==> design/flow/design.v <==
module PPU (
    input clk,
    input rst,
    input i_en,
    input [32-1:0] data_in,
    input [11:0] scaling_factor,
    output logic[6:0] data_out,
    output logic valid,
    output logic [31:0] data_in_out
);
logic [32 - 1:0] relu_out;
logic [32:0] data_shift;
logic [7:0] data_quant;
logic [8:0] data_temp;
always @(*) begin
    relu_out = (data_in[32 - 1])? 32'd0 : data_in;
    /*verilator lint_off WIDTHEXPAND*/
    /*verilator lint_off WIDTHTRUNC*/
    data_shift = ({relu_out, 1'b0} / scaling_factor);
    /*verilator lint_on WIDTHTRUNC*/
    /*verilator lint_on WIDTHEXPAND*/
    data_temp = (data_shift > 127)? 254 : data_shift[8:0] + {8'b0, data_shift[0]};
end
always @(posedge clk) begin
    if(rst) begin
        valid <= 1'd0;
        data_out <= 7'd0;
        data_in_out <= 32'd0;
    end
    else begin
        valid <= i_en;
        data_out <= (i_en)? data_temp[7:1] : 7'd0;
        data_in_out <= data_in;
    end
end
endmodule
==> design/flow/run.sh <==
#!/bin/bash
# the make line also repeats each setting of config.mk as NAME=value (left out here)
make -C /OpenROAD-flow-scripts/flow DESIGN_CONFIG=/design/flow/config.mk WORK_HOME=/design/flow/orfs CLKGATE_MAP_FILE= finish
==> design/flow/config.mk <==
export PLATFORM = sky130hd
export DESIGN_NAME = PPU
export DESIGN_NICKNAME = PPU
export VERILOG_FILES = /design/flow/design.v
export SDC_FILE = /design/flow/constraint.sdc
export NUM_CORES = 4
export LEC_CHECK = 0
export ABC_AREA = 1
export CAP_MARGIN = 20
export CORE_MARGIN = 2
export CORE_UTILIZATION = 72
export CTS_CLUSTER_DIAMETER = 168
export CTS_CLUSTER_SIZE = 99
export SLEW_MARGIN = 20
export TNS_END_PERCENT = 10
==> design/flow/constraint.sdc <==
create_clock -name core_clock -period 94.9 [get_ports {clk}]
set_input_delay 18.9800 -clock core_clock [delete_from_list [all_inputs] [get_ports {clk}]]
set_output_delay 18.9800 -clock core_clock [all_outputs]
set_load 0.01 [all_outputs]
==> results.ini, run 1 <==
[outcome]
status=finished clean

[clocking]
path_clk_slew_ns=0.07
clk_path_buf_depth=2
h-tree-depth=2
clock-sinks=40
cts_tree=yes
cts_root_buffer=clkbuf_16
holdBufCountCts=0
numCtsBuffers=5

[yosys]
yosys_cells=4484
syn_avg_cell_area_sq_um=6.24
synthCells=4484
synth-edff-count=0
ys_area_sq_mm=0.0280
synth-seq-cells=40
synthAdderAreaFrac_pct=14.8
aoi_share_pct=14.8
yosysTopAreaCell=ha_1
synth_seq_share_pct=2.86
top_cells_by_count=nand2_1 (986), inv_1 (578), nor2_1 (355)
top_cell=nand2_1
topCellsByArea=ha_1 (15%), nand2_1 (13%), inv_1 (7.8%)
ff_type=dfxtp_1
top_cell_area_share_pct=14.8
fp_nets=4862
ys_sh_mux_pct=0
synth_area_sq_mm=0.0280
yosys.area_share.simple_pct=46.0
synth-xor-area-share_pct=8.48
synthArstFlopShare_pct=0
yosys_warnings=1
ys_top_logic_family=simple AND/OR/NAND/NOR gates
netlist-cell-type-count=85

[worst_hold_path]
hold_start=data_in[8]
hold_depth=3
holdPathEnd=data_in_out[8]
hp-class=input port to register

[critical_path]
startpoint=data_in[30]
cp.arrival_ns=90.18
worst_setup_path_start_kind=input port
path_buffers=100
critPathKind=input port to register
crit_top_cell=nand2_1
crit_cells=530
critPathMaxStageDelay_ns=0.48
critical_path.max_fanout=29
setup.worst_path.end_class=register
cpMaxStageDelayCell=clkdlybuf4s50_1
crit_family=simple AND/OR/NAND/NOR gates
cp.required_ns=95.07
crit_path_end=data_out[2]

[global_route]
grt_pass1_vias=27068
grt_pass1_wl_um=126000
grt_max_degree=35
antenna_found_initial=1
track_usage_pct=36.3
gr-total-overflow=0

[routing]
wl_per_cell_um=15.5
num_vias=30083
drc_errors=0
via_per_inst=5.82
antenna_left=0
wl_um=80000
dr.pass1.iters=6
drt_iter0_drc=2151

[floorplan]
io_pins=87
die_area_sq_mm=0.0404
die_h_um=201
coreArea_sq_mm=0.0385
die_w_um=201
fp-row-count=72
fp_util_pct=72.7

[timing]
finalMaxSlewViolations=0
setup_viol_count_final=0
layout_setup_ws_ns=4.89
timing.final.crit_period_ns=90.01
min_period_over_period_pct=94.8
maxSlewHeadroom_pct=47.9
max_freq_mhz=11.1
fin_setup_tns_ns=0
hold_violations=0
worst_pin_slew_ns=0.781

[final_layout]
stdcell_area_sq_mm=0.0308
syn_to_final_growth_pct=10.0
num-nets-final=5027
stdcell_count=5169

[place]
gp_congestion=0.966
place_area_sq_mm=0.0289
io_buffer_count=86
dp_cells=5045
hpwl_um=60800
pre_cts_slack_ns=-3.07

[run]
maxCapViolations=0
warnings=30

[layout make-up]
class	instances	area [sq um]
Multi-Input combinational cell	3685	24300
Sequential cell	40	801
Antenna cell	1	2.50
Timing Repair Buffer	228	2010
Inverter	687	2830
Fill cell	3073	7690
Clock buffer	5	125
Timing Repair inverter	2	12.5
Clock inverter	3	47.5
Tap cell	518	648
[repair_timing]
action,in CTS,in global routing
endpoints found under the setup margin,7,7
setup buffers,11,93
pin swaps,7,75
resized,25,203
cloned,5,6
[metal layers]
metal / routed length [um] / vias to the layer above / global-route usage (%) / part of all wire (%)
li1: - / 15095 / - / -
met1: 33800 / 13650 / 45.7 / 42
met2: 38100 / 1082 / 65.2 / 48
met3: 4940 / 256 / 2.74 / 6.2
met4: 3160 / 0 / 12.2 / 4.0
met5: 0 / - / 0 / 0
[metrics by stage]
stage	hold WS (ns)	util, %
after detailed placement	19.53	75.1
final	19.20	80.0
after global placement	19.53	75.1
after floorplan	19.10	-
after global routing	19.23	80.0
after CTS	19.20	76.1
==> run 2: changes to the inputs <==
Settings changed: ABC_AREA 1 to 0, CAP_MARGIN 20 to 0, CTS_CLUSTER_DIAMETER 168 to not set, CTS_CLUSTER_SIZE 99 to 35, GPL_ROUTABILITY_DRIVEN set to 1, HOLD_SLACK_MARGIN set to -0.1, MIN_ROUTING_LAYER set to met1, PLACE_DENSITY set to 0.64, SETUP_SLACK_MARGIN set to -2.0, SLEW_MARGIN 20 to 40, TNS_END_PERCENT 10 to not set.
Clock period 94.9 ns to 103.0 ns, I/O delays scaled along.
==> results.ini, run 2 <==
[yosys]
top_cell=ha_1
synthAdderAreaFrac_pct=17.5
synthArstFlopShare_pct=0
top_cells_by_count=ha_1 (331), nor2_1 (324), nand2_1 (281)
synth_seq_share_pct=3.37
ys_area_sq_mm=0.0237
ys_top_logic_family=AND-OR/OR-AND gates
aoi_share_pct=34.5
synth_area_sq_mm=0.0237
yosys_cells=3358
syn_avg_cell_area_sq_um=7.07
ys_sh_mux_pct=4.15
fp_nets=3736
synth-seq-cells=40
yosysTopAreaCell=ha_1
yosys_warnings=1
ff_type=dfxtp_1
synth-xor-area-share_pct=7.00
top_cell_area_share_pct=17.4
synthCells=3358
yosys.area_share.simple_pct=30.3
topCellsByArea=ha_1 (17%), o21a_1 (6.5%), nor2_1 (5.1%)
netlist-cell-type-count=138
synth-edff-count=0

[clocking]
numCtsBuffers=5
h-tree-depth=2
holdBufCountCts=0
clock-sinks=40
clk_path_buf_depth=2
cts_root_buffer=clkbuf_16

[floorplan]
die_h_um=186
die_area_sq_mm=0.0345
die_w_um=186
coreArea_sq_mm=0.0325
fp-row-count=66
fp_util_pct=73.0
io_pins=87

[outcome]
failing_step=global routing (5_1_grt)
error_line=[ERROR GRT-0232] Routing congestion too high. Check the congestion heatmap in the GUI.
status=aborted with a tool error

[place]
pre_cts_slack_ns=-5.75
hpwl_um=64900
io_buffer_count=86
gp_congestion=1.04

[global_route]
track_usage_pct=94.5
gr-total-overflow=1009

run 2: stage by stage:
stage / cell area (sq um) / instances
after floorplan: 25000 / 3358
after global placement: 27600 / 4063
after CTS: 28200 / 4106
after detailed placement: 27600 / 4063
run 2: metal layers:
layer / track usage, % / GRT overflow
met4: 103 / 280
met5: 68.0 / 18
met2: 108 / 593
met3: 83.5 / 45
met1: 89.9 / 73
run 2: what timing repair did:
action,in CTS
pin swaps,22
endpoints found under the setup margin,7
cloned,1
hold endpoints to repair,0
gates resized,41
setup buffers,34
==> run 3: changes to the inputs <==
Settings changed: ABC_AREA 0 to not set, CAP_MARGIN 0 to 20, CORE_UTILIZATION 72 to 40, CTS_CLUSTER_DIAMETER set to 349, CTS_CLUSTER_SIZE 35 to not set, GPL_ROUTABILITY_DRIVEN 1 to not set, HOLD_SLACK_MARGIN -0.1 to not set, MIN_ROUTING_LAYER met1 to not set, PLACE_DENSITY 0.64 to not set, SETUP_SLACK_MARGIN -2.0 to not set, SLEW_MARGIN 40 to 30.
Clock period 103.0 ns to 120.0 ns, I/O delays scaled along.
==> results.ini, run 3 <==
[outcome]
status=finished clean

[final_layout]
syn_to_final_growth_pct=13.4
num-nets-final=3882
nFillCells=6087
stdcell_count=4277
stdcell_area_sq_mm=0.0269

[yosys]
ys_sh_mux_pct=4.15
synth-edff-count=0
top_cell_area_share_pct=17.4
synth_seq_share_pct=3.37
synthAdderAreaFrac_pct=17.5
yosys.area_share.simple_pct=30.3
synth_area_sq_mm=0.0237
yosys_cells=3358
top_cell=ha_1
top_cells_by_count=ha_1 (331), nor2_1 (324), nand2_1 (281)
ys_area_sq_mm=0.0237
yosysTopAreaCell=ha_1
synthArstFlopShare_pct=0
ys_top_logic_family=AND-OR/OR-AND gates
ff_type=dfxtp_1
synth-xor-area-share_pct=7.00
netlist-cell-type-count=138
synthCells=3358
syn_avg_cell_area_sq_um=7.07
fp_nets=3736
yosys_warnings=1
synth-seq-cells=40
topCellsByArea=ha_1 (17%), o21a_1 (6.5%), nor2_1 (5.1%)
aoi_share_pct=34.5

[timing]
timing.final.crit_period_ns=113.91
max_freq_mhz=8.78
min_period_over_period_pct=94.9
hold_violations=0
setup_viol_count_final=0
worst_pin_slew_ns=0.927
maxSlewHeadroom_pct=37.6
fin_setup_tns_ns=0
finalMaxSlewViolations=0
layout_setup_ws_ns=6.09

[routing]
dr.max_layer_used=met4
via_per_inst=6.05
drt_iter0_drc=1423
wl_um=74900
diodes=0
dr.pass1.iters=5
drc_errors=0
num_vias=25856
wl_per_cell_um=17.5
wl_met3_um=2840
antenna_left=0
wl_met1_um=36600
wl_met2_um=33700

[critical_path]
crit_path_end=data_out[1]
startpoint=scaling_factor[0]
cpMaxStageDelayCell=clkdlybuf4s50_1
critical_path.max_fanout=30
cp.arrival_ns=114.13
critPathKind=input port to register
critPathMaxStageDelay_ns=0.59
crit_cells=454
crit_family=AND-OR/OR-AND gates
path_buffers=31
worst_setup_path_start_kind=input port
setup.worst_path.end_class=register
crit_top_cell=o21a_1
cp.required_ns=120.22

[place]
gp_congestion=0.909
io_buffer_count=86
hpwl_um=60200
dp_cells=4258
place_area_sq_mm=0.0261
pre_cts_slack_ns=0.531

[clocking]
numCtsBuffers=5
clock-sinks=40
holdBufCountCts=0
path_clk_slew_ns=0.06
h-tree-depth=2
cts_root_buffer=clkbuf_16
cts_tree=yes
clk_path_buf_depth=2

[floorplan]
die_h_um=248
fp_util_pct=40.3
coreArea_sq_mm=0.0589
die_area_sq_mm=0.0613
io_pins=87
die_w_um=248
fp-row-count=89

[worst_hold_path]
holdPathEnd=data_in_out[28]
hp-class=input port to register
hold_start=data_in[28]
hold_depth=2

[run]
warnings=28
maxCapViolations=0

[global_route]
gr-total-overflow=0
antenna_found_initial=0
track_usage_pct=23.7
grt_pass1_wl_um=122000
grt_pass1_vias=23773
grt_max_degree=34

==> run 3: area by class of cell <==
type                            instances  area (sq um)  share of cell area (%)
Clock buffer                            5           125                   0.465
Clock inverter                          2          60.1                   0.223
Tap cell                              773           967                    3.59
Timing Repair Buffer                  220          1920                    7.15
Inverter                               82           308                    1.14
Multi-Input combinational cell       3155         22700                    84.5
Sequential cell                        40           801                    2.97
==> run 3: metal layers <==
layer	GRT usage, %	up-vias
met2	40.3	582
met4	5.57	0
met3	1.45	118
met1	32.5	11936
met5	0	-
li1	-	13220
==> run 3: what timing repair did <==
item                                    CTS  global route
buffers inserted                          0            12
endpoints found under the setup margin    0             7
gates resized                             0           114
==> run 3: metrics by stage <==
step           hold WS (ns)  util, %
3_5_place_dp          24.60     44.3
4_1_cts               24.28     44.6
2_1_floorplan         24.07        -
3_3_place_gp          24.59     44.3
6_report              24.28     45.7
5_1_grt               24.30     45.7
==> run 4: changes to the inputs <==
Settings changed: ABC_AREA set to 0, CORE_ASPECT_RATIO set to 0.71, CORE_UTILIZATION 40 to 53, CTS_CLUSTER_DIAMETER 349 to not set, CTS_CLUSTER_SIZE set to 92, GPL_TIMING_DRIVEN set to 1, PLACE_DENSITY_LB_ADDON set to 0.14, SETUP_SLACK_MARGIN set to 5.0, SLEW_MARGIN 30 to 10, TNS_END_PERCENT set to 30.
Clock period 120.0 ns to 69.4 ns, I/O delays scaled along.
==> results.ini, run 4 <==
[outcome]
status=aborted with a tool error
failing_step=global routing (5_1_grt)
error_line=[ERROR GRT-0232] Routing congestion too high. Check the congestion heatmap in the GUI.

[yosys]
ys_top_logic_family=AND-OR/OR-AND gates
fp_nets=3736
top_cell_area_share_pct=17.4
netlist-cell-type-count=138
synthAdderAreaFrac_pct=17.5
ff_type=dfxtp_1
top_cell=ha_1
syn_avg_cell_area_sq_um=7.07
synth-xor-area-share_pct=7.00
ys_sh_mux_pct=4.15
aoi_share_pct=34.5
synth_seq_share_pct=3.37
yosys_cells=3358
yosys_warnings=1
ys_area_sq_mm=0.0237
yosysTopAreaCell=ha_1
yosys.area_share.simple_pct=30.3
synth-edff-count=0
synth-seq-cells=40
synth_area_sq_mm=0.0237
topCellsByArea=ha_1 (17%), o21a_1 (6.5%), nor2_1 (5.1%)
synthCells=3358
synthArstFlopShare_pct=0
top_cells_by_count=ha_1 (331), nor2_1 (324), nand2_1 (281)

[place]
place_area_sq_mm=0.0373
io_buffer_count=86
gp_congestion=1.05
dp_cells=5483
hpwl_um=87500

[floorplan]
die_area_sq_mm=0.0465
fp-row-count=65
die_h_um=182
fp_util_pct=53.6
io_pins=87
die_w_um=255
coreArea_sq_mm=0.0443

[global_route]
gr-total-overflow=618
track_usage_pct=91.2

[clocking]
h-tree-depth=2
clock-sinks=40
cts_root_buffer=clkbuf_16
clk_path_buf_depth=2
numCtsBuffers=5

==> run 4: what timing repair did <==
action                                  CTS
gates resized                           162
endpoints found under the setup margin    7
pin swaps                               169
hold buffers                              0
setup buffers                           234
gates cloned                              1
==> run 4: metal layers <==
layer	overflow	track usage, %
met2	371	101
met3	31	83.6
met4	185	93.0
met5	6	62.2
met1	25	89.3
==> run 4: per-stage QoR <==
step / worst slack [ns] / hold slack [ns]
2_1_floorplan: -28.61 / 13.95
3_3_place_gp: -22.65 / 14.46
3_5_place_dp: -26.70 / 14.47
4_1_cts: -24.16 / 14.15
==> run 5: changes to the inputs <==
Settings changed: ABC_AREA 0 to not set, CAP_MARGIN 20 to 15, CELL_PAD_IN_SITES_DETAIL_PLACEMENT set to 1, CELL_PAD_IN_SITES_GLOBAL_PLACEMENT set to 1, CORE_ASPECT_RATIO 0.71 to 1.04, CORE_UTILIZATION 53 to 68, CTS_CLUSTER_DIAMETER set to 307, CTS_CLUSTER_SIZE 92 to not set, GPL_ROUTABILITY_DRIVEN set to 0, GPL_TIMING_DRIVEN 1 to 0, MIN_ROUTING_LAYER set to met2, PLACE_DENSITY_LB_ADDON 0.14 to not set, SLEW_MARGIN 10 to 40, TNS_END_PERCENT 30 to 75.
Clock period 69.4 ns to 68.1 ns, I/O delays scaled along.
==> results.ini, run 5 <==
[outcome]
status=aborted with a tool error
failing_step=global placement without I/O (3_1_place_gp_skip_io)
error_line=[ERROR GPL-0301] Utilization 109.947 % exceeds 100%.

[floorplan]
die_h_um=195
fp-row-count=69
die_w_um=187
die_area_sq_mm=0.0364
fp_util_pct=69.3
coreArea_sq_mm=0.0343

[yosys]
synth-edff-count=0
ys_top_logic_family=AND-OR/OR-AND gates
synth_area_sq_mm=0.0237
yosys_warnings=1
yosysTopAreaCell=ha_1
top_cell_area_share_pct=17.4
fp_nets=3736
synthAdderAreaFrac_pct=17.5
synth-xor-area-share_pct=7.00
synth-seq-cells=40
netlist-cell-type-count=138
ys_area_sq_mm=0.0237
syn_avg_cell_area_sq_um=7.07
topCellsByArea=ha_1 (17%), o21a_1 (6.5%), nor2_1 (5.1%)
synth_seq_share_pct=3.37
ys_sh_mux_pct=4.15
yosys_cells=3358
synthArstFlopShare_pct=0
top_cells_by_count=ha_1 (331), nor2_1 (324), nand2_1 (281)
aoi_share_pct=34.5
ff_type=dfxtp_1
top_cell=ha_1
yosys.area_share.simple_pct=30.3
synthCells=3358

==> run 6: changes to the inputs <==
Settings changed: ABC_AREA set to 0, CAP_MARGIN 15 to 20, CELL_PAD_IN_SITES_DETAIL_PLACEMENT 1 to not set, CELL_PAD_IN_SITES_GLOBAL_PLACEMENT 1 to not set, CORE_ASPECT_RATIO 1.04 to 0.5, CORE_UTILIZATION 68 to 42, CTS_CLUSTER_DIAMETER 307 to not set, GPL_TIMING_DRIVEN 0 to not set, MIN_ROUTING_LAYER met2 to met1, PLACE_DENSITY set to 0.67, TNS_END_PERCENT 75 to 5.
Clock period 68.1 ns to 182.0 ns, I/O delays scaled along.
==> results.ini, run 6 <==
[yosys]
fp_nets=3736
synthAdderAreaFrac_pct=17.5
synth-xor-area-share_pct=7.00
syn_avg_cell_area_sq_um=7.07
synth-edff-count=0
top_cell_area_share_pct=17.4
ys_area_sq_mm=0.0237
netlist-cell-type-count=138
ys_top_logic_family=AND-OR/OR-AND gates
yosysTopAreaCell=ha_1
top_cell=ha_1
yosys_cells=3358
ys_sh_mux_pct=4.15
yosys_warnings=1
synth_seq_share_pct=3.37
synthCells=3358
yosys.area_share.simple_pct=30.3
synthArstFlopShare_pct=0
synth-seq-cells=40
ff_type=dfxtp_1
top_cells_by_count=ha_1 (331), nor2_1 (324), nand2_1 (281)
topCellsByArea=ha_1 (17%), o21a_1 (6.5%), nor2_1 (5.1%)
synth_area_sq_mm=0.0237
aoi_share_pct=34.5

[timing]
hold_violations=0
min_period_over_period_pct=77.0
fin_setup_tns_ns=0
rsz0062_at_grt=false
maxSlewHeadroom_pct=40.8
setup_viol_count_final=0
max_freq_mhz=7.13
finalMaxSlewViolations=0
timing.final.crit_period_ns=140.22
layout_setup_ws_ns=41.78
worst_pin_slew_ns=0.881
holdWs_ns=36.70

[floorplan]
io_pins=87
die_area_sq_mm=0.0586
die_h_um=172
fp-row-count=61
die_w_um=340
fp_util_pct=42.6
coreArea_sq_mm=0.0557

[place]
io_buffer_count=86
dp_cells=4152
hpwl_um=58100
pre_cts_slack_ns=42.51
place_area_sq_mm=0.0254

[global_route]
gr-total-overflow=0
grt_pass1_wl_um=118000
track_usage_pct=23.5
grt_max_degree=35
antenna_found_initial=0
grt_pass1_vias=23972

[critical_path]
critical_path.max_fanout=34
cp.required_ns=182.21
worst_setup_path_start_kind=input port
path_buffers=21
crit_family=AND-OR/OR-AND gates
cp.arrival_ns=140.43
startpoint=data_in[31]
crit_path_end=data_out[0]
crit_top_cell=o21a_1
setup.worst_path.end_class=register
critPathMaxStageDelay_ns=0.76
crit_cells=438
cpMaxStageDelayCell=o31ai_1
critPathKind=input port to register

[clocking]
cts_tree=yes
clk_path_buf_depth=2
path_clk_slew_ns=0.06
holdBufCountCts=0
cts_resized=0
h-tree-depth=2
cts_root_buffer=clkbuf_16
numCtsBuffers=5
clock-sinks=40
post-cts-setup-buffers=0

[run]
maxCapViolations=0
warnings=28

[routing]
dr.max_layer_used=met4
num_vias=25743
wl_um=71400
dr.pass1.iters=6
drc_errors=0
drt_iter0_drc=1969
wl_met1_um=34700
antenna_left=0
wl_met3_um=3240
diodes=0
wl_per_cell_um=17.2
via_per_inst=6.19
wl_met2_um=31800

[worst_hold_path]
hold_start=data_in[29]
hold_depth=2
holdPathEnd=data_in_out[29]
hp-class=input port to register

[final_layout]
stdcell_area_sq_mm=0.0255
nFillCells=5659
num-nets-final=3782
syn_to_final_growth_pct=7.51
logic_area_sq_mm=0.0222
seqCellArea_sq_um=801
stdcell_count=4158

[outcome]
status=finished clean

[run 6: area by class of cell]
type                    count  area share (%)
clock buffers               5           0.490
inverters                  82            1.21
flip-flops and latches     40            3.14
multi-input cells        3155            87.1
repair buffers            120            4.37
well taps                 756            3.70
[run 6: metal layers]
layer,global-route usage [%],vias up
li1,-,13050
met1,32.1,11884
met2,40.6,697
met3,1.44,112
met4,5.40,0
met5,0,-
[run 6: stage by stage]
step	util, %
floorplan	-
global placement	45.5
detailed placement	45.5
CTS	45.7
global route	45.8
finish	45.8
==> run 7: changes to the inputs <==
Settings changed: ABC_AREA 0 to not set, CORE_ASPECT_RATIO 0.5 to not set, CORE_UTILIZATION 42 to 58, GPL_ROUTABILITY_DRIVEN 0 to not set, MIN_ROUTING_LAYER met1 to not set, PLACE_DENSITY 0.67 to not set, SETUP_SLACK_MARGIN 5.0 to not set, SLEW_MARGIN 40 to 20, TNS_END_PERCENT 5 to not set.
Clock period 182.0 ns to 64.1 ns, I/O delays scaled along.
==> results.ini, run 7 <==
[yosys]
syn_avg_cell_area_sq_um=7.07
synth-seq-cells=40
netlist-cell-type-count=138
synthAdderAreaFrac_pct=17.5
yosys.area_share.simple_pct=30.3
synthCells=3358
synth_area_sq_mm=0.0237
topCellsByArea=ha_1 (17%), o21a_1 (6.5%), nor2_1 (5.1%)
ys_top_logic_family=AND-OR/OR-AND gates
ff_type=dfxtp_1
synthArstFlopShare_pct=0
ys_sh_mux_pct=4.15
fp_nets=3736
top_cell_area_share_pct=17.4
top_cell=ha_1
yosys_warnings=1
synth_seq_share_pct=3.37
yosysTopAreaCell=ha_1
ys_area_sq_mm=0.0237
top_cells_by_count=ha_1 (331), nor2_1 (324), nand2_1 (281)
aoi_share_pct=34.5
synth-xor-area-share_pct=7.00
synth-edff-count=0
yosys_cells=3358

[outcome]
error_line=[ERROR DPL-0038] Utilization greater than 100%, impossible to legalize
failing_step=clock tree synthesis (4_1_cts)
status=aborted with a tool error

[floorplan]
fp_util_pct=58.4
die_w_um=206
fp-row-count=74
io_pins=87
die_h_um=206
coreArea_sq_mm=0.0406
die_area_sq_mm=0.0426

[place]
gp_congestion=1.05
hpwl_um=90000
place_area_sq_mm=0.0372
io_buffer_count=86
pre_cts_slack_ns=-30.86

run 7: per-stage QoR:
step / utilization, % / hold slack, ns / cells
after detailed placement: 91.4 / 13.43 / 5381
after global placement: 91.4 / 13.41 / 5381
after floorplan: - / 12.89 / 3358
==> run 8: changes to the inputs <==
Settings changed: ABC_AREA set to 0, CAP_MARGIN 20 to 0, CORE_UTILIZATION 58 to 72, CTS_CLUSTER_SIZE set to 35, GPL_ROUTABILITY_DRIVEN set to 1, HOLD_SLACK_MARGIN set to -0.1, MIN_ROUTING_LAYER set to met1, PLACE_DENSITY set to 0.64.
Clock period 64.1 ns to 110.0 ns, I/O delays scaled along.
==> results.ini, run 8 <==
[yosys]
fp_nets=3736
top_cell=ha_1
top_cells_by_count=ha_1 (331), nor2_1 (324), nand2_1 (281)
netlist-cell-type-count=138
ys_area_sq_mm=0.0237
yosys_cells=3358
top_cell_area_share_pct=17.4
ys_top_logic_family=AND-OR/OR-AND gates
ys_sh_mux_pct=4.15
synth_seq_share_pct=3.37
ff_type=dfxtp_1
aoi_share_pct=34.5
synth-edff-count=0
synth-seq-cells=40
syn_avg_cell_area_sq_um=7.07
synth-xor-area-share_pct=7.00
synthArstFlopShare_pct=0
yosysTopAreaCell=ha_1
yosys_warnings=1
synthCells=3358
topCellsByArea=ha_1 (17%), o21a_1 (6.5%), nor2_1 (5.1%)
synth_area_sq_mm=0.0237
synthAdderAreaFrac_pct=17.5
yosys.area_share.simple_pct=30.3

[outcome]
status=aborted with a tool error
error_line=[ERROR GRT-0232] Routing congestion too high. Check the congestion heatmap in the GUI.
failing_step=global routing (5_1_grt)

[global_route]
gr-total-overflow=64
track_usage_pct=75.0

[clocking]
h-tree-depth=2
clock-sinks=40
clk_path_buf_depth=2
holdBufCountCts=0
cts_root_buffer=clkbuf_16
numCtsBuffers=5

[floorplan]
coreArea_sq_mm=0.0325
die_area_sq_mm=0.0345
io_pins=87
fp-row-count=66
die_w_um=186
die_h_um=186
fp_util_pct=73.0

[place]
io_buffer_count=86
hpwl_um=61300
gp_congestion=1.00

==> run 8: repair_timing <==
item,CTS
endpoints found under the setup margin,7
endpoints found under the hold margin,0
gates resized,55
cloned,2
setup buffers,24
pin swaps,17
==> run 8: per-layer routing <==
| metal | global-route usage, % | GRT overflow |
|---|---|---|
| met1 | 76.7 | 2 |
| met2 | 90.7 | 38 |
| met3 | 62.7 | 3 |
| met4 | 64.3 | 19 |
| met5 | 43.1 | 2 |
==> run 8: stage by stage <==
stage          setup WS (ns)  area (sq um)  utilization [%]  std cells
2_1_floorplan         0.0110         24100                -       3358
3_3_place_gp           -1.21         26200             80.5       3961
3_5_place_dp           -4.01         26200             80.5       3961
4_1_cts              0.00753         26800             82.4       3995
==> run 9: changes to the inputs <==
Settings changed: CAP_MARGIN 0 to 30, CTS_CLUSTER_SIZE 35 to 36, HOLD_SLACK_MARGIN -0.1 to 0.3, PLACE_DENSITY 0.64 to 0.65, SLEW_MARGIN 20 to 40.
==> results.ini, run 9 <==
[place]
place_area_sq_mm=0.0262
gp_congestion=1.00
dp_cells=3961
io_buffer_count=86
hpwl_um=61100

[yosys]
ff_type=dfxtp_1
synth-seq-cells=40
synthArstFlopShare_pct=0
synth-edff-count=0
synthCells=3358
yosys.area_share.simple_pct=30.3
synth_area_sq_mm=0.0237
syn_avg_cell_area_sq_um=7.07
netlist-cell-type-count=138
ys_top_logic_family=AND-OR/OR-AND gates
top_cell=ha_1
top_cell_area_share_pct=17.4
ys_area_sq_mm=0.0237
synth_seq_share_pct=3.37
aoi_share_pct=34.5
top_cells_by_count=ha_1 (331), nor2_1 (324), nand2_1 (281)
synth-xor-area-share_pct=7.00
yosys_warnings=1
ys_sh_mux_pct=4.15
yosys_cells=3358
topCellsByArea=ha_1 (17%), o21a_1 (6.5%), nor2_1 (5.1%)
synthAdderAreaFrac_pct=17.5
yosysTopAreaCell=ha_1
fp_nets=3736

[clocking]
holdBufCountCts=0
clk_path_buf_depth=2
numCtsBuffers=5
clock-sinks=40
cts_root_buffer=clkbuf_16
h-tree-depth=2

[outcome]
status=aborted with a tool error
failing_step=global routing (5_1_grt)
error_line=[ERROR GRT-0232] Routing congestion too high. Check the congestion heatmap in the GUI.

[floorplan]
coreArea_sq_mm=0.0325
io_pins=87
die_h_um=186
fp_util_pct=73.0
die_area_sq_mm=0.0345
fp-row-count=66
die_w_um=186

[global_route]
gr-total-overflow=8
track_usage_pct=71.4

-- run 9: repair_timing --
action / in CTS
pin swaps: 17
setup endpoints to repair: 7
cloned: 1
setup buffers: 23
gates resized: 52
-- run 9: per-layer routing --
metal / GRT overflow / global-route usage (%)
met1: 1 / 73.6
met2: 4 / 88.4
met3: 0 / 55.9
met4: 3 / 60.3
met5: 0 / 44.6
-- run 9: stage by stage --
| step | setup WS [ns] | hold slack (ns) | util [%] |
|---|---|---|---|
| 2_1_floorplan | 0.0110 | 22.07 | - |
| 3_3_place_gp | -1.21 | 22.60 | 80.5 |
| 3_5_place_dp | -3.92 | 22.59 | 80.6 |
| 4_1_cts | 0.000355 | 22.28 | 82.4 |
==> run 10: changes to the inputs <==
Settings changed: CAP_MARGIN 30 to 0, CTS_CLUSTER_SIZE 36 to 32, HOLD_SLACK_MARGIN 0.3 to -0.09, PLACE_DENSITY 0.65 to 0.66, SLEW_MARGIN 40 to 20.
Clock period 110.0 ns to 103.0 ns, I/O delays scaled along.
==> results.ini, run 10 <==
[outcome]
error_line=[ERROR DPL-0038] Utilization greater than 100%, impossible to legalize
status=aborted with a tool error
failing_step=global routing (5_1_grt)

[yosys]
aoi_share_pct=34.5
ff_type=dfxtp_1
synth-seq-cells=40
yosys_cells=3358
synth-edff-count=0
topCellsByArea=ha_1 (17%), o21a_1 (6.5%), nor2_1 (5.1%)
ys_sh_mux_pct=4.15
yosys.area_share.simple_pct=30.3
synth_area_sq_mm=0.0237
top_cell=ha_1
yosysTopAreaCell=ha_1
synthAdderAreaFrac_pct=17.5
ys_area_sq_mm=0.0237
top_cells_by_count=ha_1 (331), nor2_1 (324), nand2_1 (281)
top_cell_area_share_pct=17.4
synth_seq_share_pct=3.37
netlist-cell-type-count=138
ys_top_logic_family=AND-OR/OR-AND gates
fp_nets=3736
synthCells=3358
yosys_warnings=1
syn_avg_cell_area_sq_um=7.07
synth-xor-area-share_pct=7.00
synthArstFlopShare_pct=0

[floorplan]
die_h_um=186
die_area_sq_mm=0.0345
coreArea_sq_mm=0.0325
fp-row-count=66
io_pins=87
fp_util_pct=73.0
die_w_um=186

[clocking]
cts_root_buffer=clkbuf_16
numCtsBuffers=5
clock-sinks=40
clk_path_buf_depth=2
h-tree-depth=2
holdBufCountCts=0

[place]
io_buffer_count=86
gp_congestion=1.04
hpwl_um=64300

run 10: timing repair:
action                     CTS
pin swaps                   99
gates cloned                 8
gates resized              125
setup endpoints to repair    7
buffers inserted            99
run 10: stage by stage:
step	instance area, sq um	cells	TNS [ns]	worst slack, ns	hold slack [ns]
after floorplan	25200	3358	-7.07	-1.17	20.67
after global placement	27500	4021	-20.20	-3.02	21.19
after detailed placement	27500	4021	-39.75	-5.84	21.19
after CTS	29100	4136	0	0.00145	20.89
==> run 11: changes to the inputs <==
Settings changed: ABC_AREA 0 to not set, CAP_MARGIN 0 to 20, CORE_UTILIZATION 72 to 65, CTS_CLUSTER_SIZE 32 to not set, GPL_ROUTABILITY_DRIVEN 1 to not set, HOLD_SLACK_MARGIN -0.09 to not set, MIN_ROUTING_LAYER met1 to not set, PLACE_DENSITY 0.66 to not set.
Clock period 103.0 ns to 61.7 ns, I/O delays scaled along.
==> results.ini, run 11 <==
[outcome]
status=aborted with a tool error
failing_step=detailed placement (3_5_place_dp)
error_line=[ERROR DPL-0038] Utilization greater than 100%, impossible to legalize

[yosys]
synth-edff-count=0
top_cell_area_share_pct=17.4
synth_area_sq_mm=0.0237
synthAdderAreaFrac_pct=17.5
yosys_warnings=1
synth-xor-area-share_pct=7.00
yosys.area_share.simple_pct=30.3
ff_type=dfxtp_1
syn_avg_cell_area_sq_um=7.07
synthCells=3358
netlist-cell-type-count=138
topCellsByArea=ha_1 (17%), o21a_1 (6.5%), nor2_1 (5.1%)
synth-seq-cells=40
top_cell=ha_1
aoi_share_pct=34.5
ys_area_sq_mm=0.0237
synthArstFlopShare_pct=0
fp_nets=3736
yosys_cells=3358
ys_top_logic_family=AND-OR/OR-AND gates
ys_sh_mux_pct=4.15
top_cells_by_count=ha_1 (331), nor2_1 (324), nand2_1 (281)
yosysTopAreaCell=ha_1
synth_seq_share_pct=3.37

[floorplan]
die_area_sq_mm=0.0381
fp_util_pct=65.5
die_w_um=195
coreArea_sq_mm=0.0363
io_pins=87
fp-row-count=70
die_h_um=195

[place]
io_buffer_count=86
gp_congestion=1.08

## run 11: through the flow
step                    area [sq um]  setup slack [ns]  TNS [ns]
after global placement         37000            -28.08   -195.94
after floorplan                25200            -34.21   -238.36
==> run 12: changes to the inputs <==
Settings changed: MAX_ROUTING_LAYER set to met4, TNS_END_PERCENT set to 40.
Clock period 61.7 ns to 100.0 ns, I/O delays scaled along.
==> results.ini, run 12 <==
[yosys]
synthAdderAreaFrac_pct=17.5
topCellsByArea=ha_1 (17%), o21a_1 (6.5%), nor2_1 (5.1%)
synthCells=3358
synth-edff-count=0
top_cells_by_count=ha_1 (331), nor2_1 (324), nand2_1 (281)
aoi_share_pct=34.5
top_cell_area_share_pct=17.4
yosys_cells=3358
synth-xor-area-share_pct=7.00
yosys.area_share.simple_pct=30.3
ff_type=dfxtp_1
ys_top_logic_family=AND-OR/OR-AND gates
yosys_warnings=1
yosysTopAreaCell=ha_1
synthArstFlopShare_pct=0
ys_sh_mux_pct=4.15
syn_avg_cell_area_sq_um=7.07
fp_nets=3736
synth-seq-cells=40
synth_area_sq_mm=0.0237
ys_area_sq_mm=0.0237
top_cell=ha_1
netlist-cell-type-count=138
synth_seq_share_pct=3.37

[floorplan]
die_w_um=195
die_area_sq_mm=0.0381
fp_util_pct=65.5
fp-row-count=70
die_h_um=195
io_pins=87
coreArea_sq_mm=0.0363

[outcome]
failing_step=global routing (5_1_grt)
status=aborted with a tool error
error_line=[ERROR GRT-0232] Routing congestion too high. Check the congestion heatmap in the GUI.

[clocking]
cts_root_buffer=clkbuf_16
numCtsBuffers=5
holdBufCountCts=0
h-tree-depth=2
clk_path_buf_depth=2
clock-sinks=40

[place]
io_buffer_count=86
gp_congestion=1.02
hpwl_um=64500

[global_route]
gr-total-overflow=1978
track_usage_pct=98.8

run 12: stage by stage:
step	utilization [%]	cells	cell area (sq um)	worst slack (ns)
2_1_floorplan	-	3358	25100	-4.13
3_3_place_gp	76.7	4106	27800	-3.02
3_5_place_dp	76.7	4106	27800	-5.23
4_1_cts	89.4	4549	32400	-0.162
run 12: layer usage:
metal  GRT overflow  track usage, %
met5              -               -
met4            393             107
met3             67            80.3
met2           1428             118
met1             90            91.7
run 12: what timing repair did:
action	4_1_cts
cloned	5
hold endpoints to repair	0
setup endpoints to repair	7
pin swaps	250
buffers inserted	430
resized	218
==> run 13: changes to the inputs <==
Settings changed: CORE_UTILIZATION 65 to 33, CTS_CLUSTER_SIZE set to 43, GPL_TIMING_DRIVEN set to 1, HOLD_SLACK_MARGIN set to 0.28, MAX_ROUTING_LAYER met4 to not set, PLACE_DENSITY_LB_ADDON set to 0.12, SETUP_SLACK_MARGIN set to 5.0, SLEW_MARGIN 20 to 30, TNS_END_PERCENT 40 to not set.
Clock period 100.0 ns to 144.0 ns, I/O delays scaled along.
==> results.ini, run 13 <==
[outcome]
status=finished clean

[routing]
wl_um=80200
wl_per_cell_um=18.4
via_per_inst=5.81
drc_errors=0
antenna_left=0
num_vias=25303
drt_iter0_drc=1537
diodes=0
dr.pass1.iters=5

[timing]
maxSlewHeadroom_pct=36.1
hold_violations=0
setup_viol_count_final=0
rsz0062_at_grt=false
timing.final.crit_period_ns=130.18
min_period_over_period_pct=90.4
max_freq_mhz=7.68
layout_setup_ws_ns=13.82
finalMaxSlewViolations=0
fin_setup_tns_ns=0
worst_pin_slew_ns=0.949

[worst_hold_path]
hp-class=input port to register
holdPathEnd=data_in_out[13]
hold_start=rst
hold_depth=2

[critical_path]
critPathMaxStageDelay_ns=0.68
path_buffers=22
startpoint=scaling_factor[11]
crit_family=AND-OR/OR-AND gates
crit_cells=437
crit_path_end=data_out[0]
worst_setup_path_start_kind=input port
cpMaxStageDelayCell=clkdlybuf4s50_1
cp.arrival_ns=130.41
setup.worst_path.end_class=register
critical_path.max_fanout=30
crit_top_cell=o21a_1
cp.required_ns=144.23
critPathKind=input port to register

[yosys]
ys_sh_mux_pct=4.15
synth-xor-area-share_pct=7.00
top_cell_area_share_pct=17.4
yosys_cells=3358
ys_top_logic_family=AND-OR/OR-AND gates
top_cell=ha_1
synth_area_sq_mm=0.0237
yosys.area_share.simple_pct=30.3
topCellsByArea=ha_1 (17%), o21a_1 (6.5%), nor2_1 (5.1%)
netlist-cell-type-count=138
fp_nets=3736
ff_type=dfxtp_1
aoi_share_pct=34.5
syn_avg_cell_area_sq_um=7.07
yosys_warnings=1
synthCells=3358
yosysTopAreaCell=ha_1
synth-edff-count=0
synth_seq_share_pct=3.37
synthAdderAreaFrac_pct=17.5
top_cells_by_count=ha_1 (331), nor2_1 (324), nand2_1 (281)
synth-seq-cells=40
synthArstFlopShare_pct=0
ys_area_sq_mm=0.0237

[global_route]
track_usage_pct=21.1
gr-total-overflow=0
antenna_found_initial=0
grt_pass1_wl_um=130000
grt_pass1_vias=24048
grt_max_degree=35

[final_layout]
syn_to_final_growth_pct=8.87
postLayoutCoreUtil_pct=36.2
stdcell_area_sq_mm=0.0259
seqCellArea_sq_um=801
num-nets-final=3784
logic_area_sq_mm=0.0223
nFillCells=7762

[clocking]
cts_tree=yes
h-tree-depth=2
numCtsBuffers=5
clk_path_buf_depth=2
path_clk_slew_ns=0.07
clock-sinks=40
cts_root_buffer=clkbuf_16

[floorplan]
fp_util_pct=33.3
die_w_um=272
coreArea_sq_mm=0.0714
io_pins=87
die_area_sq_mm=0.0741
die_h_um=272
fp-row-count=98

[place]
place_area_sq_mm=0.0256
pre_cts_slack_ns=12.39
hpwl_um=64600
io_buffer_count=86
gp_congestion=0.889

[run]
maxCapViolations=0
warnings=28

[run 13: layer usage]
| layer | vias up | track usage, % | wire length [um] |
|---|---|---|---|
| li1 | 13030 | - | - |
| met1 | 11743 | 30.5 | 41300 |
| met2 | 476 | 34.7 | 35200 |
| met3 | 54 | 1.31 | 2710 |
| met4 | 0 | 3.04 | 1070 |
| met5 | - | 0 | 0 |
[run 13: metrics by stage]
stage | hold slack [ns] | instances
after CTS | 29.08 | 4357
after global placement | 29.37 | 4349
after global routing | 29.10 | 4357
final | 29.08 | 4357
after floorplan | 28.87 | 3358
after detailed placement | 29.40 | 4349
[run 13: area by class of cell]
| type | count | area share, % |
|---|---|---|
| inverter | 82 | 1.19 |
| tap | 950 | 4.60 |
| sequential | 40 | 3.10 |
| multi-input combinational | 3155 | 86.1 |
| clock inverter | 3 | 0.165 |
| clock buffer | 5 | 0.484 |
| timing repair buffer | 122 | 4.34 |
[run 13: repair_timing]
action / in CTS / in global routing
setup buffers: 0 / 0
resized: 0 / 11
hold buffers: 0 / 0
hold endpoints to repair: 0 / 0
endpoints found under the setup margin: 0 / 7
==> run 14: changes to the inputs <==
Settings changed: CORE_UTILIZATION 33 to 66, CTS_CLUSTER_DIAMETER set to 317, CTS_CLUSTER_SIZE 43 to 33, GPL_TIMING_DRIVEN 1 to not set, HOLD_SLACK_MARGIN 0.28 to -0.08, PLACE_DENSITY_LB_ADDON 0.12 to not set, SETUP_SLACK_MARGIN 5.0 to not set, SLEW_MARGIN 30 to 20, TNS_END_PERCENT set to 5.
Clock period 144.0 ns to 100.0 ns, I/O delays scaled along.
==> results.ini, run 14 <==
[floorplan]
io_pins=87
coreArea_sq_mm=0.0355
die_area_sq_mm=0.0375
die_w_um=194
fp-row-count=69
fp_util_pct=66.9
die_h_um=194

[yosys]
synth-edff-count=0
top_cell_area_share_pct=17.4
synth-seq-cells=40
yosysTopAreaCell=ha_1
yosys_warnings=1
synthArstFlopShare_pct=0
ys_area_sq_mm=0.0237
topCellsByArea=ha_1 (17%), o21a_1 (6.5%), nor2_1 (5.1%)
yosys.area_share.simple_pct=30.3
netlist-cell-type-count=138
yosys_cells=3358
syn_avg_cell_area_sq_um=7.07
synthCells=3358
synthAdderAreaFrac_pct=17.5
top_cell=ha_1
synth_area_sq_mm=0.0237
top_cells_by_count=ha_1 (331), nor2_1 (324), nand2_1 (281)
aoi_share_pct=34.5
ff_type=dfxtp_1
fp_nets=3736
ys_top_logic_family=AND-OR/OR-AND gates
synth_seq_share_pct=3.37
synth-xor-area-share_pct=7.00
ys_sh_mux_pct=4.15

[global_route]
gr-total-overflow=17
track_usage_pct=78.8

[place]
hpwl_um=65400
io_buffer_count=86
gp_congestion=1.07

[clocking]
numCtsBuffers=5
cts_root_buffer=clkbuf_16
clk_path_buf_depth=2
clock-sinks=40
h-tree-depth=2

[outcome]
failing_step=global routing (5_1_grt)
status=aborted with a tool error
error_line=[ERROR GRT-0232] Routing congestion too high. Check the congestion heatmap in the GUI.

run 14: stage by stage:
stage	cell area, sq um	instances	hold slack, ns	setup WS, ns
after floorplan	25000	3358	20.07	-4.40
after global placement	28000	4132	20.59	-2.24
after detailed placement	28000	4132	20.60	-4.70
after CTS	30900	4367	20.29	0.00237
run 14: routing by layer:
layer,global-route usage [%],GRT overflow
met2,93.8,9
met4,77.6,8
met5,45.1,0
met1,78.6,0
met3,64.9,0
run 14: timing repair:
action,in CTS
setup buffers,222
resized,198
gates cloned,5
hold endpoints to repair,0
hold buffers,0
pin swaps,200
setup endpoints to repair,7
==> run 15: changes to the inputs <==
Settings changed: CORE_UTILIZATION 66 to 40, CTS_CLUSTER_DIAMETER 317 to 349, CTS_CLUSTER_SIZE 33 to 10, HOLD_SLACK_MARGIN -0.08 to not set, SLEW_MARGIN 20 to 30, TNS_END_PERCENT 5 to not set.
Clock period 100.0 ns to 205.0 ns, I/O delays scaled along.
==> results.ini, run 15 <==
[timing]
hold_violations=0
timing.final.crit_period_ns=144.16
worst_pin_slew_ns=1.02
rsz0062_at_grt=false
min_period_over_period_pct=70.3
fin_setup_tns_ns=0
maxSlewHeadroom_pct=31.3
holdWs_ns=41.28
finalMaxSlewViolations=0
max_freq_mhz=6.94
setup_viol_count_final=0

[critical_path]
critical_path.max_fanout=30
crit_top_cell=o21a_1
startpoint=scaling_factor[11]
cp.required_ns=205.23
setup.worst_path.end_class=register
path_buffers=21
worst_setup_path_start_kind=input port
critPathKind=input port to register
crit_cells=437
crit_path_end=data_out[0]
critPathMaxStageDelay_ns=0.72
crit_family=AND-OR/OR-AND gates
cpMaxStageDelayCell=clkdlybuf4s50_1
cp.arrival_ns=144.39

[worst_hold_path]
holdPathEnd=data_in_out[30]
hold_start=data_in[30]
hp-class=input port to register
hold_depth=2

[yosys]
synthAdderAreaFrac_pct=17.5
top_cell=ha_1
synth-seq-cells=40
yosys.area_share.simple_pct=30.3
synth-edff-count=0
ys_area_sq_mm=0.0237
synth-xor-area-share_pct=7.00
yosysTopAreaCell=ha_1
top_cells_by_count=ha_1 (331), nor2_1 (324), nand2_1 (281)
syn_avg_cell_area_sq_um=7.07
ys_sh_mux_pct=4.15
topCellsByArea=ha_1 (17%), o21a_1 (6.5%), nor2_1 (5.1%)
ys_top_logic_family=AND-OR/OR-AND gates
aoi_share_pct=34.5
synth_area_sq_mm=0.0237
synthArstFlopShare_pct=0
ff_type=dfxtp_1
yosys_warnings=1
synth_seq_share_pct=3.37
netlist-cell-type-count=138
top_cell_area_share_pct=17.4
synthCells=3358
fp_nets=3736
yosys_cells=3358

[global_route]
track_usage_pct=23.8
gr-total-overflow=0
antenna_found_initial=0
grt_pass1_wl_um=122000
grt_max_degree=35
grt_pass1_vias=23876

[routing]
via_per_inst=6.11
wl_per_cell_um=17.8
dr.pass1.iters=5
drt_iter0_drc=1687
num_vias=25544
antenna_left=0
diodes=0
drc_errors=0
wl_um=74500

[clocking]
cts_resized=0
h-tree-depth=2
numCtsBuffers=5
clock-sinks=40
clk_path_buf_depth=2
holdBufCountCts=0
post-cts-setup-buffers=0
path_clk_slew_ns=0.08
cts_root_buffer=clkbuf_16
cts_tree=yes

[run]
maxCapViolations=0
warnings=28

[floorplan]
die_area_sq_mm=0.0613
fp_util_pct=40.3
die_h_um=248
fp-row-count=89
io_pins=87
die_w_um=248
coreArea_sq_mm=0.0589

[final_layout]
num-nets-final=3783
stdcell_count=4179
syn_to_final_growth_pct=7.64

[place]
hpwl_um=59400
gp_congestion=0.920
io_buffer_count=86
dp_cells=4171

[outcome]
status=finished clean

## run 15: stage by stage
| stage | util, % | setup WS [ns] | area [sq um] |
|---|---|---|---|
| after global placement | 43.1 | 62.95 | 25400 |
| final | 43.4 | 60.84 | 25600 |
| after floorplan | - | 69.26 | 23700 |
| after CTS | 43.4 | 61.73 | 25600 |
| after detailed placement | 43.1 | 61.72 | 25400 |
| after global routing | 43.4 | 51.49 | 25600 |
## run 15: metal layers
metal,track usage [%],wire length [um],vias up
li1,-,-,13023
met1,33.1,36500,11726
met2,39.5,32300,680
met3,2.31,4000,115
met4,5.28,1770,0
met5,0,0,-
## run 15: cell type report
cell class / count / area (sq um)
timing repair buffer: 121 / 1120
tap: 773 / 967
fill: 6163 / 33300
clock inverter: 2 / 35.0
multi-input combinational: 3155 / 22200
sequential: 40 / 801
inverter: 82 / 308
clock buffer: 6 / 129
==> run 16: changes to the inputs <==
Settings changed: ABC_AREA set to 0, CAP_MARGIN 20 to 0, CORE_ASPECT_RATIO set to 0.5, CORE_UTILIZATION 40 to 64, CTS_CLUSTER_DIAMETER 349 to 53, GPL_ROUTABILITY_DRIVEN set to 0, HOLD_SLACK_MARGIN set to 0.25, MIN_ROUTING_LAYER set to met1, PLACE_DENSITY set to 0.67, SETUP_SLACK_MARGIN set to 5.0, SLEW_MARGIN 30 to 40, TNS_END_PERCENT set to 5.
Clock period 205.0 ns to 182.0 ns, I/O delays scaled along.
==> results.ini, run 16 <==
[outcome]
status=finished clean

[global_route]
grt_pass1_wl_um=115000
antenna_found_initial=0
grt.busiest_layer=met2
grt_pass1_vias=24014
grt_max_degree=35
use_met2_pct=58.3
track_usage_pct=34.2
use_met1_pct=46.5
gr-total-overflow=0
grt_use_met3_pct=3.12

[critical_path]
crit_cells=441
startpoint=data_in[31]
cp.arrival_ns=139.74
worst_setup_path_start_kind=input port
setup.worst_path.end_class=register
crit_path_end=data_out[4]
critical_path.max_fanout=34
crit_top_cell=o21a_1
critPathMaxStageDelay_ns=0.68
path_buffers=23
cpMaxStageDelayCell=and3_1
cp.required_ns=182.22
crit_family=AND-OR/OR-AND gates
critPathKind=input port to register

[worst_hold_path]
hp-class=input port to register
holdPathEnd=data_in_out[30]
hold_depth=2
hold_start=data_in[30]

[place]
io_buffer_count=86
hpwl_um=55400
place_area_sq_mm=0.0250

[yosys]
yosysTopAreaCell=ha_1
top_cell=ha_1
synthCells=3358
synth-edff-count=0
synth_area_sq_mm=0.0237
synth-seq-cells=40
fp_nets=3736
synth-xor-area-share_pct=7.00
topCellsByArea=ha_1 (17%), o21a_1 (6.5%), nor2_1 (5.1%)
aoi_share_pct=34.5
ys_area_sq_mm=0.0237
yosys.area_share.simple_pct=30.3
synthArstFlopShare_pct=0
synthAdderAreaFrac_pct=17.5
ff_type=dfxtp_1
yosys_warnings=1
yosys_cells=3358
top_cells_by_count=ha_1 (331), nor2_1 (324), nand2_1 (281)
ys_top_logic_family=AND-OR/OR-AND gates
top_cell_area_share_pct=17.4
ys_sh_mux_pct=4.15
netlist-cell-type-count=138
synth_seq_share_pct=3.37
syn_avg_cell_area_sq_um=7.07

[floorplan]
coreArea_sq_mm=0.0362
die_w_um=276
die_area_sq_mm=0.0388
fp-row-count=49
die_h_um=140
fp_util_pct=65.5
io_pins=87

[timing]
holdWs_ns=36.69
max_freq_mhz=7.17
fin_setup_tns_ns=0
rsz0062_at_grt=false
hold_violations=0
finalMaxSlewViolations=0
setup_viol_count_final=0
min_period_over_period_pct=76.7
timing.final.crit_period_ns=139.53
worst_pin_slew_ns=0.872
maxSlewHeadroom_pct=41.3

[clocking]
cts_resized=0
clk_path_buf_depth=2
clock-sinks=40
h-tree-depth=2
cts_root_buffer=clkbuf_16
cts_tree=yes
path_clk_slew_ns=0.06
numCtsBuffers=5
holdBufCountCts=0
post-cts-setup-buffers=0

[routing]
drc_errors=0
antenna_left=0
diodes=0
drt_iter0_drc=2061
wl_um=68500
via_per_inst=6.63
dr.pass1.iters=6
num_vias=25768
wl_per_cell_um=17.6

[run]
maxCapViolations=0
warnings=30

[final_layout]
num-nets-final=3780
postLayoutCoreUtil_pct=69.7
syn_to_final_growth_pct=6.31
nFillCells=3249
stdcell_area_sq_mm=0.0252

[run 16: stage by stage]
stage                     std cells  worst slack [ns]
final                          3886             42.47
after global placement         3878             44.99
after global routing           3886             34.13
after CTS                      3885             43.22
after detailed placement       3878             43.26
after floorplan                3358             50.86
[run 16: final cells by class]
type / instances / area (sq um) / area share (%)
tap: 484 / 606 / 2.40
clock inverter: 2 / 60.1 / 0.238
multi-input combinational: 3155 / 22200 / 88.1
sequential: 40 / 801 / 3.17
timing repair buffer: 118 / 1100 / 4.38
inverter: 82 / 308 / 1.22
clock buffer: 5 / 125 / 0.496
[run 16: metal layers]
metal  wire, um  vias up  share of wire, %
met2      30300      860                44
li1           -    13010                 -
met4       1490        0               2.2
met1      32700    11782                48
met3       4010      116               5.9
met5          0        -                 0
==> run 17: changes to the inputs <==
Settings changed: ABC_AREA 0 to not set, CAP_MARGIN 0 to 15, CELL_PAD_IN_SITES_DETAIL_PLACEMENT set to 1, CORE_ASPECT_RATIO 0.5 to not set, CORE_UTILIZATION 64 to 68, CTS_CLUSTER_DIAMETER 53 to 391, CTS_CLUSTER_SIZE 10 to not set, GPL_TIMING_DRIVEN set to 0, HOLD_SLACK_MARGIN 0.25 to 0.22, MIN_ROUTING_LAYER met1 to met2, PLACE_DENSITY 0.67 to not set, SETUP_SLACK_MARGIN 5.0 to not set, TNS_END_PERCENT 5 to 75.
Clock period 182.0 ns to 68.1 ns, I/O delays scaled along.
==> results.ini, run 17 <==
[yosys]
aoi_share_pct=34.5
top_cell=ha_1
synthArstFlopShare_pct=0
yosysTopAreaCell=ha_1
synth-seq-cells=40
synth-edff-count=0
ys_area_sq_mm=0.0237
yosys.area_share.simple_pct=30.3
top_cells_by_count=ha_1 (331), nor2_1 (324), nand2_1 (281)
yosys_cells=3358
fp_nets=3736
synth-xor-area-share_pct=7.00
synth_area_sq_mm=0.0237
ys_top_logic_family=AND-OR/OR-AND gates
ff_type=dfxtp_1
topCellsByArea=ha_1 (17%), o21a_1 (6.5%), nor2_1 (5.1%)
yosys_warnings=1
syn_avg_cell_area_sq_um=7.07
synth_seq_share_pct=3.37
top_cell_area_share_pct=17.4
ys_sh_mux_pct=4.15
synthCells=3358
netlist-cell-type-count=138
synthAdderAreaFrac_pct=17.5

[floorplan]
fp-row-count=68
die_h_um=191
fp_util_pct=68.9
io_pins=87
die_area_sq_mm=0.0364
coreArea_sq_mm=0.0345
die_w_um=191

[place]
io_buffer_count=86

[outcome]
error_line=[ERROR DPL-0033] detailed placement checks failed during check placement.
failing_step=detailed placement (3_5_place_dp)
status=aborted with a tool error

-- run 17: metrics by stage --
step	instance area (sq um)	hold WS, ns	setup slack [ns]	setup TNS (ns)
3_3_place_gp	26700	14.22	-39.16	-273.12
2_1_floorplan	25200	13.69	-29.09	-202.52
==> run 18: changes to the inputs <==
Settings changed: CAP_MARGIN 15 to 20, CELL_PAD_IN_SITES_DETAIL_PLACEMENT 1 to not set, CORE_UTILIZATION 68 to 65, CTS_CLUSTER_DIAMETER 391 to 364, GPL_ROUTABILITY_DRIVEN 0 to not set, GPL_TIMING_DRIVEN 0 to not set, HOLD_SLACK_MARGIN 0.22 to -0.1, MIN_ROUTING_LAYER met2 to not set, SLEW_MARGIN 40 to 20, TNS_END_PERCENT 75 to 5.
Clock period 68.1 ns to 98.5 ns, I/O delays scaled along.
==> results.ini, run 18 <==
[place]
gp_congestion=1.05
io_buffer_count=86
hpwl_um=66600
pre_cts_slack_ns=-4.23
place_area_sq_mm=0.0286

[floorplan]
fp-row-count=70
die_area_sq_mm=0.0381
io_pins=87
coreArea_sq_mm=0.0363
die_w_um=195
fp_util_pct=65.5
die_h_um=195

[yosys]
top_cell_area_share_pct=17.4
synth-xor-area-share_pct=7.00
yosysTopAreaCell=ha_1
netlist-cell-type-count=138
syn_avg_cell_area_sq_um=7.07
ff_type=dfxtp_1
ys_top_logic_family=AND-OR/OR-AND gates
synth-edff-count=0
yosys_cells=3358
topCellsByArea=ha_1 (17%), o21a_1 (6.5%), nor2_1 (5.1%)
synth_area_sq_mm=0.0237
yosys_warnings=1
ys_sh_mux_pct=4.15
fp_nets=3736
synth_seq_share_pct=3.37
ys_area_sq_mm=0.0237
synth-seq-cells=40
top_cell=ha_1
top_cells_by_count=ha_1 (331), nor2_1 (324), nand2_1 (281)
aoi_share_pct=34.5
yosys.area_share.simple_pct=30.3
synthArstFlopShare_pct=0
synthAdderAreaFrac_pct=17.5
synthCells=3358

[clocking]
cts_root_buffer=clkbuf_16
clk_path_buf_depth=2
clock-sinks=40
h-tree-depth=2
holdBufCountCts=0
numCtsBuffers=5

[outcome]
error_line=[ERROR GRT-0232] Routing congestion too high. Check the congestion heatmap in the GUI.
failing_step=global routing (5_1_grt)
status=aborted with a tool error

[global_route]
gr-total-overflow=7
track_usage_pct=70.4

## run 18: routing by layer
metal  track usage, %  overflow
met1             72.8         0
met2             90.0         3
met3             50.7         0
met4             62.3         4
met5             33.2         0
## run 18: what timing repair did
| action | in CTS |
|---|---|
| gates cloned | 3 |
| buffers inserted | 93 |
| pin swaps | 123 |
| resized | 150 |
| endpoints found under the setup margin | 7 |
## run 18: through the flow
stage / utilization, % / instances
CTS: 83.2 / 4318
detailed placement: 78.8 / 4214
global placement: 78.8 / 4214
floorplan: - / 3358
==> run 19: changes to the inputs <==
Settings changed: CORE_UTILIZATION 65 to 40, CTS_CLUSTER_DIAMETER 364 to not set, HOLD_SLACK_MARGIN -0.1 to not set, TNS_END_PERCENT 5 to not set.
Clock period 98.5 ns to 97.0 ns, I/O delays scaled along.
==> results.ini, run 19 <==
[routing]
wl_per_cell_um=18.1
num_vias=31358
wl_met3_um=4960
diodes=0
dr.pass1.iters=9
via_per_inst=5.81
wl_um=97400
wl_met2_um=45000
drc_errors=0
wl_met1_um=44100
dr.max_layer_used=met4
antenna_left=0
drt_iter0_drc=2111

[critical_path]
crit_path_end=data_out[0]
critPathKind=input port to register
setup.worst_path.end_class=register
crit_family=AND-OR/OR-AND gates
crit_top_cell=o21a_1
startpoint=data_in[31]
worst_setup_path_start_kind=input port
critPathMaxStageDelay_ns=0.55
cpMaxStageDelayCell=or4_4
cp.required_ns=97.23
crit_cells=458
critical_path.max_fanout=8
path_buffers=71
cp.arrival_ns=98.85

[place]
io_buffer_count=86
dp_cells=5092
gp_congestion=0.955
hpwl_um=73400

[yosys]
synth_area_sq_mm=0.0237
netlist-cell-type-count=138
yosys.area_share.simple_pct=30.3
synthArstFlopShare_pct=0
yosysTopAreaCell=ha_1
ys_top_logic_family=AND-OR/OR-AND gates
ys_sh_mux_pct=4.15
top_cells_by_count=ha_1 (331), nor2_1 (324), nand2_1 (281)
synth-edff-count=0
fp_nets=3736
synthCells=3358
synth-xor-area-share_pct=7.00
yosys_warnings=1
ff_type=dfxtp_1
top_cell_area_share_pct=17.4
syn_avg_cell_area_sq_um=7.07
aoi_share_pct=34.5
synth_seq_share_pct=3.37
top_cell=ha_1
yosys_cells=3358
topCellsByArea=ha_1 (17%), o21a_1 (6.5%), nor2_1 (5.1%)
ys_area_sq_mm=0.0237
synthAdderAreaFrac_pct=17.5
synth-seq-cells=40

[timing]
maxSlewHeadroom_pct=35.7
hold_violations=0
min_period_over_period_pct=102
worst_pin_slew_ns=0.956
layout_setup_ws_ns=-1.63
max_freq_mhz=10.1
setup_viol_count_final=7
finalMaxSlewViolations=0
timing.final.crit_period_ns=98.63
rsz0062_at_grt=true
fin_setup_tns_ns=-10.82

[clocking]
cts_root_buffer=clkbuf_16
numCtsBuffers=5
path_clk_slew_ns=0.06
clock-sinks=40
h-tree-depth=2
cts_tree=yes
clk_path_buf_depth=2

[worst_hold_path]
hold_start=data_in[30]
hold_depth=2
hp-class=input port to register
holdPathEnd=data_in_out[30]

[final_layout]
syn_to_final_growth_pct=57.5
stdcell_count=5394
num-nets-final=4998
nFillCells=5082

[run]
maxCapViolations=0
warnings=31

[global_route]
grt_pass1_vias=29277
track_usage_pct=29.5
gr-total-overflow=0
antenna_found_initial=0
grt_max_degree=34
grt_pass1_wl_um=149000

[outcome]
so_faults=negative setup slack
status=finished with violations

[floorplan]
fp-row-count=89
coreArea_sq_mm=0.0589
die_h_um=248
die_w_um=248
io_pins=87
fp_util_pct=40.3
die_area_sq_mm=0.0613

[run 19: area by class of cell]
type                       count  area [sq um]  share of cell area (%)
clock buffer                   5           125                   0.335
clock inverter                 3          18.8                  0.0502
inverter                      82           315                   0.843
multi-input combinational   3156         24700                    66.1
sequential                    40           801                    2.14
tap                          773           967                    2.59
timing repair buffer        1335         10400                    27.9
[run 19: metal layers]
layer | global-route usage [%] | up-vias
li1 | - | 15450
met1 | 39.3 | 14660
met2 | 50.2 | 1002
met3 | 2.42 | 246
met4 | 8.89 | 0
met5 | 0 | -
[run 19: metrics by stage]
| step | area, sq um | worst slack (ns) | hold WS, ns | util [%] |
|---|---|---|---|---|
| 6_report | 37400 | -1.63 | 19.37 | 63.5 |
| 5_1_grt | 37400 | -5.68 | 19.39 | 63.5 |
| 4_1_cts | 35300 | -0.695 | 19.69 | 60.0 |
| 3_5_place_dp | 33500 | -2.65 | 19.99 | 56.8 |
| 3_3_place_gp | 33500 | -1.15 | 19.99 | 56.8 |
| 2_1_floorplan | 25200 | -5.97 | 19.47 | - |
[run 19: timing repair]
item	CTS	global route
gates cloned	3	2
hold buffers	0	0
endpoints found under the setup margin	7	7
buffers inserted	162	128
pin swaps	84	205
gates resized	103	206
